==> 12-15 <==
==> flow/design.v (excerpt) <==
module Pipelined_Processor(
input CLK,
input reset,
output [7:0] imem_addr,
input [15:0] imem_data,
output [7:0] dmem_addr,
output [7:0] dmem_wdata,
output dmem_we,
input [7:0] dmem_rdata,
output [7:0] result 
   );
clock: 11.5 ns
lec_check: 0
abc_area: 1
cap_margin: 20
cell_pad_in_sites_global_placement: 0
core_margin: 2
core_utilization: 69
cts_cluster_diameter: 52
cts_cluster_size: 72
gpl_routability_driven: 1
gpl_timing_driven: 1
hold_slack_margin: -0.02
max_routing_layer: met5
setup_slack_margin: 1.64
slew_margin: 20
tns_end_percent: 75
run.sh (not shown) runs the stock make flow with config.mk's settings and CLKGATE_MAP_FILE=.
==> 03-01 (differences from 12-15) <==
- ABC_AREA: 1 -> unset
- CELL_PAD_IN_SITES_GLOBAL_PLACEMENT: 0 -> unset
- CORE_UTILIZATION: 69 -> 72
- CTS_CLUSTER_DIAMETER: 52 -> unset
- CTS_CLUSTER_SIZE: 72 -> unset
- GPL_ROUTABILITY_DRIVEN: 1 -> unset
- GPL_TIMING_DRIVEN: 1 -> unset
- HOLD_SLACK_MARGIN: -0.02 -> unset
- MAX_ROUTING_LAYER: met5 -> unset
- PLACE_DENSITY: unset -> 0.67
- SETUP_SLACK_MARGIN: 1.64 -> unset
- TNS_END_PERCENT: 75 -> unset
==> flow/constraint.sdc (replaced) <==
create_clock -name core_clock -period 13.1 [get_ports {CLK}]
set_input_delay 2.6200 -clock core_clock [delete_from_list [all_inputs] [get_ports {CLK}]]
set_output_delay 2.6200 -clock core_clock [all_outputs]
set_load 0.01 [all_outputs]
==> comparison <==
- Against 12-15, the worst hold slack of 03-01 is lower by 0.013 ns.
- 12-15 produced a layout that fails on negative setup slack. 03-01 completed and failed the layout checks on max-capacitance violations, max-slew violations, negative setup slack.
- Against 12-15, the global-route usage of 03-01 is lower by 0.34 points.
- Against 12-15, the non-clock buffer count of 03-01 is higher by 10.
- Against 03-01, the register-to-register slack of 12-15 is worse by 0.99 ns.
==> figures <==
quantity                                                                               12-15                                                                  03-01
Outcome                                                                      failed layout checks                                                   failed layout checks
Violated checks                                                         negative setup slack  max-capacitance violations, max-slew violations, negative setup slack
Via count                                                                              12470                                                                  11680
Clock transition at the registers of the reported paths                              0.06 ns                                                                0.07 ns
Share of the cycle needed by the critical path after routing                          117.5%                                                                 107.9%
Total cell area reported by yosys after synthesis                              0.01117 sq mm                                                          0.01133 sq mm
Share of final layout cell area taken by non-clock buffers                            9.413%                                                                 9.838%
Fraction of power consumed by sequential logic                                         15.5%                                                                  21.1%
Count of routing violations after the opening detailed-route iteration                  2544                                                                   1758
Detail Route met3 WL                                                            7257 microns                                                           5799 microns
Power consumption                                                                 0.004897 W                                                             0.003337 W

* * *

==> run A <==
Starting RTL as in the previous note.
Settings: LEC_CHECK=0, ABC_AREA=1, CAP_MARGIN=20, CORE_MARGIN=2, CORE_UTILIZATION=58, CTS_CLUSTER_DIAMETER=25, CTS_CLUSTER_SIZE=73, PLACE_DENSITY_LB_ADDON=0.01, SETUP_SLACK_MARGIN=2.14, SLEW_MARGIN=20; clock period 7.43 ns.
==> run Z (differences from run A) <==
Settings changed: CELL_PAD_IN_SITES_GLOBAL_PLACEMENT set to 0, CORE_UTILIZATION 58 to 69, CTS_CLUSTER_DIAMETER 25 to unset, CTS_CLUSTER_SIZE 73 to 43, GPL_ROUTABILITY_DRIVEN set to 1, GPL_TIMING_DRIVEN set to 1, HOLD_SLACK_MARGIN set to -0.02, MAX_ROUTING_LAYER set to met5, PLACE_DENSITY_LB_ADDON 0.01 to unset, SETUP_SLACK_MARGIN 2.14 to 3.31, TNS_END_PERCENT set to 75.
==> flow/constraint.sdc (replaced) <==
create_clock -name core_clock -period 11.5 [get_ports {CLK}]
set_input_delay 2.3000 -clock core_clock [delete_from_list [all_inputs] [get_ports {CLK}]]
set_output_delay 2.3000 -clock core_clock [all_outputs]
set_load 0.01 [all_outputs]
==> qor summary <==
quantity                                                                   run A                     run Z
Number of gates on the worst path with buffers counted                        89                        83
Total of fill cells in the finished design                                 1,218                       801
Register-to-Register Setup Slack                                        -4.35 ns                  -1.44 ns
Comb power frac                                                            72.2%                     71.9%
Number of antenna diodes                                                       0                         1
Vias per cell                                                              5.739                     6.767
Power attributed to the clock group                                   0.000885 W                0.000568 W
Global-route wire length before repair                                  58.17 mm                  59.63 mm
Cells resized by post-CTS repair                                             107                        62
Via count                                                                 11,760                    12,450
Non-clock buffers, area share                                             17.70%                    9.438%
Final period utilization                                                  158.5%                    112.6%
Worst slack on hold paths                                              0.3512 ns                 0.3553 ns
Layout clock area frac                                                    3.964%                    4.228%
Power attributed to sequential cells                                   0.00114 W                0.000762 W
Total number of warnings across the stage logs                                48                        51
Result of the run                                       finished with violations  finished with violations
Reasons for failing layout checks                           negative setup slack      negative setup slack
Wire length on met2                                                     17.84 mm                  17.97 mm
M2 GR Usage                                                               60.63%                    67.49%
Power figures rest on the tool's default switching activity, not on a simulated workload.
